// shuzizhong
module shuzizhong(
    input wire clk1,         
    input wire reset,        
    input wire ah1,          
    input wire am1,          
    input wire alarm1,       
    input wire en,           
    input wire naozhong,     
    output wire [0:6] shi,       
    output wire [0:6] ge,        
    output wire [0:6] min_shi,   
    output wire [0:6] min_ge,    
    output wire [0:6] sec_shi,   
    output wire [0:6] sec_ge,    
    output wire daodian,     
    output wire audio        
);
Size in the first run: roughly 160 flip-flops, roughly 51 I/O pins, about 15000 um^2 of cells after synthesis.
==> flow/config.mk <==
export PLATFORM = sky130hd
export DESIGN_NAME = shuzizhong
export DESIGN_NICKNAME = shuzizhong
export VERILOG_FILES = /design/flow/design.v
export SDC_FILE = /design/flow/constraint.sdc
export NUM_CORES = 4
export LEC_CHECK = 0
export CAP_MARGIN = 30
export CELL_PAD_IN_SITES_DETAIL_PLACEMENT = 2
export CORE_MARGIN = 3
export CORE_UTILIZATION = 18
export HOLD_SLACK_MARGIN = 0.03
export MAX_ROUTING_LAYER = met5
export PLACE_DENSITY_LB_ADDON = 0.1
export SLEW_MARGIN = 20
==> flow/constraint.sdc <==
create_clock -name core_clock -period 33.0 [get_ports {clk1}]
set_input_delay 6.6000 -clock core_clock [delete_from_list [all_inputs] [get_ports {clk1}]]
set_output_delay 6.6000 -clock core_clock [all_outputs]
set_load 0.01 [all_outputs]
run.sh (not shown) runs the stock make flow with config.mk's settings and CLKGATE_MAP_FILE=.
Next try:
CAP_MARGIN = 20   (was 30)
CELL_PAD_IN_SITES_DETAIL_PLACEMENT = not set   (was 2)
CORE_MARGIN = 2   (was 3)
CORE_UTILIZATION = 65   (was 18)
HOLD_SLACK_MARGIN = not set   (was 0.03)
MAX_ROUTING_LAYER = not set   (was met5)
PLACE_DENSITY_LB_ADDON = not set   (was 0.1)
clock period = 17.0 ns   (was 33.0 ns; I/O delays follow)
Effect:
- The new run completed with no timing, DRC or antenna violations
- critical path depth increases by 55
- sequential share of layout area grows by 1.0 points
- flip-flop count does not change
- final area is lower by 4.3%
- die size falls by about 70%
- hold slack is about the same
- power is higher by 87%
- global-route usage came out higher by 18 points
- count of clock-buffer cells in the layout came out higher by 1

== zinc ==
shuzizhong again, from the RTL that the note above started with.
// shuzizhong
module shuzizhong(
    input wire clk1,         
    input wire reset,        
    input wire ah1,          
    input wire am1,          
    input wire alarm1,       
    input wire en,           
    input wire naozhong,     
    output wire [0:6] shi,       
    output wire [0:6] ge,        
    output wire [0:6] min_shi,   
    output wire [0:6] min_ge,    
    output wire [0:6] sec_shi,   
    output wire [0:6] sec_ge,    
    output wire daodian,     
    output wire audio        
);
Settings: LEC_CHECK=0, ABC_AREA=1, CAP_MARGIN=20, CORE_MARGIN=2, CORE_UTILIZATION=65, CTS_CLUSTER_DIAMETER=227, PLACE_DENSITY=0.35, SLEW_MARGIN=20; clock period 12.3 ns.
The inputs of fjord differ from those of zinc as listed below.
--- a/flow/config.mk
+++ b/flow/config.mk
@@ -10,5 +10,4 @@
 export CORE_MARGIN = 2
-export CORE_UTILIZATION = 65
-export CTS_CLUSTER_DIAMETER = 227
-export PLACE_DENSITY = 0.35
+export CORE_UTILIZATION = 70
+export CTS_CLUSTER_DIAMETER = 201
 export SLEW_MARGIN = 20
==> flow/constraint.sdc <==
create_clock -name core_clock -period 10.7 [get_ports {clk1}]
set_input_delay 2.1400 -clock core_clock [delete_from_list [all_inputs] [get_ports {clk1}]]
set_output_delay 2.1400 -clock core_clock [all_outputs]
set_load 0.01 [all_outputs]
Results
Status for fjord and zinc: clean finish in zinc only. The layout from fjord, despite a flow that completed every stage, fails the layout checks, with the failing checks listed as setup timing. zinc vs fjord, launch point of the worst path: inst5.note_freq[5]$_DFFE_PP1P_ vs inst5.note_freq[4]$_DFFE_PP0P_. Re share of power burned in the clock network: zinc was higher than fjord. Delta (fjord minus zinc): summed negative setup slack over all endpoints went down 13,580 ps; filler cell count lower; global-route congestion overflow total neither gained nor lost much; clock skew after layout essentially unchanged; post-placement setup slack decreased by 270 ps relative to the old numbers. fjord vs zinc: routed wire length up in fjord.
Relative to fjord, the following input files were edited for nickel:
--- a/flow/config.mk
+++ b/flow/config.mk
@@ -8,6 +8,11 @@
 export ABC_AREA = 1
-export CAP_MARGIN = 20
+export CAP_MARGIN = 40
+export CELL_PAD_IN_SITES_DETAIL_PLACEMENT = 0
 export CORE_MARGIN = 2
 export CORE_UTILIZATION = 70
-export CTS_CLUSTER_DIAMETER = 201
+export CTS_CLUSTER_DIAMETER = 231
+export CTS_CLUSTER_SIZE = 15
+export HOLD_SLACK_MARGIN = 0.03
+export MAX_ROUTING_LAYER = met4
+export SETUP_SLACK_MARGIN = 2.8
 export SLEW_MARGIN = 20
Notes after the runs:
What ended nickel was a tool error in global routing (5_1_grt); the run never finished.
Diff nickel..fjord | width of the die | negligible
Global placement routability congestion went up by a few percent going from fjord to nickel.
The multiplexer area fraction after synthesis on fjord is in line with that on nickel.
From fjord to nickel the numbers moved as follows: area of the die held, post-placement setup slack went up 89 ps, netlist area before placement held, number of placed instances, taps included held.
Comparing fjord and nickel, the lower detailed placer's ending HPWL is on fjord.
The inputs of lagoon differ from those of nickel as listed below.
==> flow/config.mk <==
export PLATFORM = sky130hd
export DESIGN_NAME = shuzizhong
export DESIGN_NICKNAME = shuzizhong
export VERILOG_FILES = /design/flow/design.v
export SDC_FILE = /design/flow/constraint.sdc
export NUM_CORES = 4
export LEC_CHECK = 0
export ABC_AREA = 1
export CAP_MARGIN = 20
export CORE_MARGIN = 2
export CORE_UTILIZATION = 70
export SLEW_MARGIN = 20
==> flow/constraint.sdc <==
create_clock -name core_clock -period 13.8 [get_ports {clk1}]
set_input_delay 2.7600 -clock core_clock [delete_from_list [all_inputs] [get_ports {clk1}]]
set_output_delay 2.7600 -clock core_clock [all_outputs]
set_load 0.01 [all_outputs]
## What came out
- lagoon: done, clean on timing, DRC and antenna
- Diff nickel -> lagoon: number of instances in the synthesized netlist was more or less identical, maximum count of clock buffers along a single path did not really move, number of placed instances, taps included decreased by about 5.5% relative to the old numbers, floorplan core area was more or less identical, cell area after placement shrank by 0.0020 sq mm.
- lagoon ended up with a lower HPWL after detailed placement than nickel did.
--- input diff lagoon..indigo ---
--- a/flow/config.mk
+++ b/flow/config.mk
@@ -11,2 +11,4 @@
 export CORE_UTILIZATION = 70
+export CTS_CLUSTER_DIAMETER = 195
+export CTS_CLUSTER_SIZE = 15
 export SLEW_MARGIN = 20
==> flow/constraint.sdc <==
create_clock -name core_clock -period 10.7 [get_ports {clk1}]
set_input_delay 2.1400 -clock core_clock [delete_from_list [all_inputs] [get_ports {clk1}]]
set_output_delay 2.1400 -clock core_clock [all_outputs]
set_load 0.01 [all_outputs]
==> results <==
From lagoon to indigo the numbers moved as follows: number of pins exceeding their max-slew limit in the final report comparable, cell count saw an increase.
lagoon -> indigo: per-cell via count in the routed design increased by more than 10%
indigo — clock period minus final worst setup slack 820 ps lower, lagoon as reference
Of lagoon and indigo, the run reporting the lower area growth from synthesis to final layout was lagoon.
indigo vs. lagoon: final worst-path cycle share went up by 19 points.
Final checks on indigo, whose flow otherwise completed, came back failing, citing setup timing.
Re floorplan die height: no difference whatsoever between indigo and lagoon.
indigo gives more transition time at the pin with the least slew margin than lagoon did.
indigo gives less relative contribution of sequential cells to total power than lagoon did.

## run A
Starting RTL as in the previous note.
Settings: LEC_CHECK=0, CAP_MARGIN=20, CORE_MARGIN=2, CORE_UTILIZATION=61, CTS_CLUSTER_DIAMETER=378, CTS_CLUSTER_SIZE=100, HOLD_SLACK_MARGIN=-0.08, SETUP_SLACK_MARGIN=5.0, SLEW_MARGIN=20; clock period 25.0 ns.
In summary, run A completed successfully, with a layout that passed the timing, design-rule and antenna checks.
Modified inputs, run B compared to run A
- a deleted SETUP_SLACK_MARGIN that had been 5.0
- a change of CORE_UTILIZATION from 61 to 25
## What came out
Relative to run A, cell-internal power decreased by about 1.3% in run B. In run B relative to run A, placed standard-cell area had gone up by a few percent. Compared with run A, run B degrades global-route wire length before repair. When run B is set beside run A, its global placement routability congestion turns out to be about 6% smaller. Summary of run B over run A: number of nets in the finished design saw little to no change, wire length went up, critical path arrival saw an increase, buffer count excluding the clock tree in the final layout saw a decrease, number of core rows saw an increase.
Changes in run C relative to run B:
- CTS_CLUSTER_DIAMETER no longer set, was 378
- HOLD_SLACK_MARGIN no longer set, was -0.08
- CELL_PAD_IN_SITES_GLOBAL_PLACEMENT now 2, previously not set
- MIN_ROUTING_LAYER now met2, previously not set
- GPL_TIMING_DRIVEN now 0, previously not set
- CAP_MARGIN now 10, was 20
- CORE_ASPECT_RATIO now 0.52, previously not set
- CORE_UTILIZATION now 40, was 25
- CTS_CLUSTER_SIZE no longer set, was 100
[summary]
- inst5.counter[6]$_DFFE_PP0P_ as the capture point of the worst path was reported by run C, and inst5.pwm_duty_cycle[0]$_DFFE_PP0P_ by run B.
- Sort run C and run B by design area, ascending, and run C comes first.
- Run C against run B: die size dropped about 37%; setup slack of the critical path after layout down 4.07 ns.
Input-level comparison between run D and run C:
- setting PLACE_DENSITY to 0.91 for the first time
- setting HOLD_SLACK_MARGIN to -0.08 for the first time
- changing CELL_PAD_IN_SITES_GLOBAL_PLACEMENT from 2 to 3
- changing CORE_UTILIZATION from 40 to 25
- setting CTS_CLUSTER_DIAMETER to 378 for the first time
- removing MIN_ROUTING_LAYER (formerly met2)
- changing CAP_MARGIN from 10 to 20
- removing CORE_ASPECT_RATIO (formerly 0.52)
- setting CTS_CLUSTER_SIZE to 100 for the first time
- setting TNS_END_PERCENT to 20 for the first time
- removing GPL_TIMING_DRIVEN (formerly 0)
--- outcome ---
On routed length on met3: between run C and run D, it ends up lower for run D.
The critical path depth in run D sits about 8% below the value recorded for run C.
Comparing run C and run D, the higher maximum net fanout on the critical path was measured on run D.
Min total of clock buffers placed in the layout across run C and run D: run C
Global-route usage came out lower on run D than on run C.
Against run C, first-pass GRT wire length in run D fell by more than 10%.
Between run C and run D, the combinational power share is lower for run D.
Relative to run C, non-clock buffer count has decreased by about 44% in run D.
Going from run C to run D, the pin count of the biggest net entering global routing was found to have gone down by 14%.
Post-route minimum period: run D lower than run C
Inputs modified between run D and run E:
- putting CELL_PAD_IN_SITES_DETAIL_PLACEMENT at 1 where nothing was set
- clearing HOLD_SLACK_MARGIN, which used to be -0.08
- swapping 3 for 2 in CELL_PAD_IN_SITES_GLOBAL_PLACEMENT
- swapping 20 for 10 in CAP_MARGIN
- clearing PLACE_DENSITY, which used to be 0.91
- putting GPL_TIMING_DRIVEN at 1 where nothing was set
- clearing TNS_END_PERCENT, which used to be 20
- swapping 25 for 17 in CORE_UTILIZATION
- clearing CTS_CLUSTER_SIZE, which used to be 100
- clearing CTS_CLUSTER_DIAMETER, which used to be 378
- putting CORE_ASPECT_RATIO at 0.52 where nothing was set
- putting MIN_ROUTING_LAYER at met2 where nothing was set
### Flow results
Where clock-net power is concerned, run D is better than run E. Area growth from synthesis to layout on run E is up relative to run D. Changes observed in run E relative to run D: internal power consumption moved up, minimum hold slack went up 0.014 ns, number of standard cells in the layout, taps in and fillers out picked up an extra 397, floorplan die height lost about 12%. [run E] routed wire length rose 16 mm relative to run D.

## oak
Starting RTL as in the previous note.
==> flow/design.v (excerpt) <==
module shuzizhong(
    input wire clk1,         
    input wire reset,        
    input wire ah1,          
    input wire am1,          
    input wire alarm1,       
    input wire en,           
    input wire naozhong,     
    output wire [0:6] shi,       
    output wire [0:6] ge,        
    output wire [0:6] min_shi,   
    output wire [0:6] min_ge,    
    output wire [0:6] sec_shi,   
    output wire [0:6] sec_ge,    
    output wire daodian,     
    output wire audio        
);
clock: 33.0 ns
lec_check: 0
cap_margin: 30
cell_pad_in_sites_detail_placement: 0
core_aspect_ratio: 1.78
core_margin: 3
core_utilization: 18
hold_slack_margin: 0.03
max_routing_layer: met5
place_density: 0.87
slew_margin: 20
#### Input delta (pine over oak)
# oak
export LEC_CHECK = 0
export CAP_MARGIN = 30
export CELL_PAD_IN_SITES_DETAIL_PLACEMENT = 0
export CORE_ASPECT_RATIO = 1.78
export CORE_MARGIN = 3
export CORE_UTILIZATION = 18
export HOLD_SLACK_MARGIN = 0.03
export MAX_ROUTING_LAYER = met5
export PLACE_DENSITY = 0.87
export SLEW_MARGIN = 20
create_clock -name core_clock -period 33.0 [get_ports {clk1}]
# pine
export LEC_CHECK = 0
export CAP_MARGIN = 30
export CELL_PAD_IN_SITES_DETAIL_PLACEMENT = 2
export CORE_MARGIN = 3
export CORE_UTILIZATION = 18
export CTS_CLUSTER_DIAMETER = 217
export CTS_CLUSTER_SIZE = 98
export HOLD_SLACK_MARGIN = 0.03
export MAX_ROUTING_LAYER = met5
export PLACE_DENSITY_LB_ADDON = 0.1
export SLEW_MARGIN = 20
export TNS_END_PERCENT = 15
create_clock -name core_clock -period 33.0 [get_ports {clk1}]
Notes after the runs:
- pine against oak: maximum frequency saw an increase, total wire length after detailed routing went up about 34%, combinational cell area excluding buffers and inverters roughly the same, number of global-route vias before repair picked up an extra about 5%.
- Min final worst slack across pine and oak: oak
- Delta (pine minus oak): global-route usage now larger, first-pass GRT wire length has increased.
- The cell type of the slowest stage on the worst timing path comes out sky130_fd_sc_hd__mux2i_1 in one run and sky130_fd_sc_hd__a311oi_1 in the other, namely in pine and oak respectively.
What birch does differently from pine at the input level:
# pine
export LEC_CHECK = 0
export CAP_MARGIN = 30
export CELL_PAD_IN_SITES_DETAIL_PLACEMENT = 2
export CORE_MARGIN = 3
export CORE_UTILIZATION = 18
export CTS_CLUSTER_DIAMETER = 217
export CTS_CLUSTER_SIZE = 98
export HOLD_SLACK_MARGIN = 0.03
export MAX_ROUTING_LAYER = met5
export PLACE_DENSITY_LB_ADDON = 0.1
export SLEW_MARGIN = 20
export TNS_END_PERCENT = 15
create_clock -name core_clock -period 33.0 [get_ports {clk1}]
# birch
export LEC_CHECK = 0
export CAP_MARGIN = 20
export CORE_MARGIN = 2
export CORE_UTILIZATION = 24
export SLEW_MARGIN = 20
create_clock -name core_clock -period 19.3 [get_ports {clk1}]
Results
Against pine, birch comes in 2.4 points higher on clock network power share. Count of clock-buffer cells in the layout: higher on pine. Relative to pine, the sequential group share of total power of birch is lower by 1.9 points. Compared to pine, the routing of birch uses less wire.
Changes in maple relative to birch:
# birch
export LEC_CHECK = 0
export CAP_MARGIN = 20
export CORE_MARGIN = 2
export CORE_UTILIZATION = 24
export SLEW_MARGIN = 20
create_clock -name core_clock -period 19.3 [get_ports {clk1}]
# maple
export LEC_CHECK = 0
export CAP_MARGIN = 20
export CORE_MARGIN = 2
export CORE_UTILIZATION = 40
export SETUP_SLACK_MARGIN = 2.16
export SLEW_MARGIN = 20
create_clock -name core_clock -period 19.3 [get_ports {clk1}]
--- outcome ---
maple: met2 routed wirelength 740 um below birch
Cell area after layout of maple falls short of that of birch slightly.
Changes observed in maple relative to birch: well-tap cell count moved down, smallest setup slack after layout moved up, leakage power moved up.

## job 867
Starting RTL as in the previous note.
Design shuzizhong, start of the top module:
module shuzizhong(
    input wire clk1,         
    input wire reset,        
    input wire ah1,          
    input wire am1,          
    input wire alarm1,       
    input wire en,           
    input wire naozhong,     
    output wire [0:6] shi,       
    output wire [0:6] ge,        
    output wire [0:6] min_shi,   
    output wire [0:6] min_ge,    
    output wire [0:6] sec_shi,   
    output wire [0:6] sec_ge,    
    output wire daodian,     
    output wire audio        
);
clock: 11.8 ns
lec_check: 0
abc_area: 1
cap_margin: 30
cell_pad_in_sites_detail_placement: 0
core_margin: 2
core_utilization: 70
cts_cluster_size: 75
hold_slack_margin: 0.03
max_routing_layer: met4
place_density: 0.64
setup_slack_margin: 2.93
slew_margin: 20
Job 867 never completed, since it errored out during global routing (5_1_grt).
[inputs] job 7473 vs job 867
# job 867
export LEC_CHECK = 0
export ABC_AREA = 1
export CAP_MARGIN = 30
export CELL_PAD_IN_SITES_DETAIL_PLACEMENT = 0
export CORE_MARGIN = 2
export CORE_UTILIZATION = 70
export CTS_CLUSTER_SIZE = 75
export HOLD_SLACK_MARGIN = 0.03
export MAX_ROUTING_LAYER = met4
export PLACE_DENSITY = 0.64
export SETUP_SLACK_MARGIN = 2.93
export SLEW_MARGIN = 20
create_clock -name core_clock -period 11.8 [get_ports {clk1}]
# job 7473
export LEC_CHECK = 0
export ABC_AREA = 1
export CAP_MARGIN = 30
export CELL_PAD_IN_SITES_DETAIL_PLACEMENT = 0
export CORE_MARGIN = 3
export CORE_UTILIZATION = 66
export HOLD_SLACK_MARGIN = 0.03
export MAX_ROUTING_LAYER = met5
export SLEW_MARGIN = 20
create_clock -name core_clock -period 12.8 [get_ports {clk1}]
==> results <==
- Job 7473 did not stop at any stage, and its layout met the timing, design-rule and antenna checks.
- Job 7473 ended with more worst setup slack after placement than job 867.
- In job 7473 the post-place instance area turned out 580 µm² lower than in job 867.
- Floorplan core density in job 7473 vs job 867: down 3.4 points
- Comparing job 7473 and job 867, the higher routability-driven placement congestion ratio is on job 867.
- Re total cells reported by yosys after synthesis: no difference whatsoever between job 7473 and job 867.
- From job 7473 to job 867, area after synthesis did not move at all.
- Job 7473 against job 867: total die size picked up an extra 8.6%, number of core rows +about 1.9%.
Input changes introduced in job 3587 (baseline for comparison: job 7473):
# job 7473
export LEC_CHECK = 0
export ABC_AREA = 1
export CAP_MARGIN = 30
export CELL_PAD_IN_SITES_DETAIL_PLACEMENT = 0
export CORE_MARGIN = 3
export CORE_UTILIZATION = 66
export HOLD_SLACK_MARGIN = 0.03
export MAX_ROUTING_LAYER = met5
export SLEW_MARGIN = 20
create_clock -name core_clock -period 12.8 [get_ports {clk1}]
# job 3587
export LEC_CHECK = 0
export ABC_AREA = 1
export CAP_MARGIN = 30
export CELL_PAD_IN_SITES_DETAIL_PLACEMENT = 0
export CORE_MARGIN = 2
export CORE_UTILIZATION = 66
export HOLD_SLACK_MARGIN = 0.03
export MAX_ROUTING_LAYER = met4
export SLEW_MARGIN = 20
create_clock -name core_clock -period 10.7 [get_ports {clk1}]
### Flow results
Final cell area: job 3587 above job 7473. For via count, dividing the value from job 3587 by the value from job 7473 gives 1.15. Summary of the comparison: post-layout total power is higher in job 3587, relative to job 7473. Of job 7473 and job 3587, just one finished clean: job 7473. STATUS run=job 3587 STAGES=ALL_DONE FINAL_CHECKS=FAILED CAUSE=negative setup slack.
--- input diff job 3587..job 674 ---
# job 3587
export LEC_CHECK = 0
export ABC_AREA = 1
export CAP_MARGIN = 30
export CELL_PAD_IN_SITES_DETAIL_PLACEMENT = 0
export CORE_MARGIN = 2
export CORE_UTILIZATION = 66
export HOLD_SLACK_MARGIN = 0.03
export MAX_ROUTING_LAYER = met4
export SLEW_MARGIN = 20
create_clock -name core_clock -period 10.7 [get_ports {clk1}]
# job 674
export LEC_CHECK = 0
export ABC_AREA = 1
export CAP_MARGIN = 30
export CELL_PAD_IN_SITES_DETAIL_PLACEMENT = 0
export CORE_MARGIN = 2
export CORE_UTILIZATION = 70
export HOLD_SLACK_MARGIN = 0.03
export MAX_ROUTING_LAYER = met4
export PLACE_DENSITY = 0.64
export SLEW_MARGIN = 20
create_clock -name core_clock -period 11.8 [get_ports {clk1}]
==> results <==
Job 674 finished all stages; layout check result: FAIL, due to negative setup slack.
Per the comparison of job 674 with job 3587, synthesized area level, first-pass GRT wire length went down, logic depth of the worst path, buffers included increased 1.1%, largest incremental delay on the critical path went up 0.13 ns.
Compared with job 3587, in job 674 maximum fanout count along the critical path has decreased, non-clock buffer count has decreased, core outline area has decreased.
For job 634, these inputs were changed with respect to job 674:
# job 674
export LEC_CHECK = 0
export ABC_AREA = 1
export CAP_MARGIN = 30
export CELL_PAD_IN_SITES_DETAIL_PLACEMENT = 0
export CORE_MARGIN = 2
export CORE_UTILIZATION = 70
export HOLD_SLACK_MARGIN = 0.03
export MAX_ROUTING_LAYER = met4
export PLACE_DENSITY = 0.64
export SLEW_MARGIN = 20
create_clock -name core_clock -period 11.8 [get_ports {clk1}]
# job 634
export LEC_CHECK = 0
export ABC_AREA = 1
export CAP_MARGIN = 20
export CORE_MARGIN = 2
export CORE_UTILIZATION = 69
export SLEW_MARGIN = 20
create_clock -name core_clock -period 29.8 [get_ports {clk1}]
Cmp job 674 and job 634 / DRC marker count from the first detailed-route iteration / lower: job 634
Job 634 vs. job 674: non-clock buffer count now sits lower; static leakage lower.
Job 634 packs its core more loosely than job 674.
In job 634, the routed wire length came out about 22% below the value in job 674.
Job 674 reports its kind of critical path as register to register while job 634 reports primary input to output port.
Job 634 has completed all stages; timing, DRC and antenna checks passed.
Power and IR drop assume default switching activity.
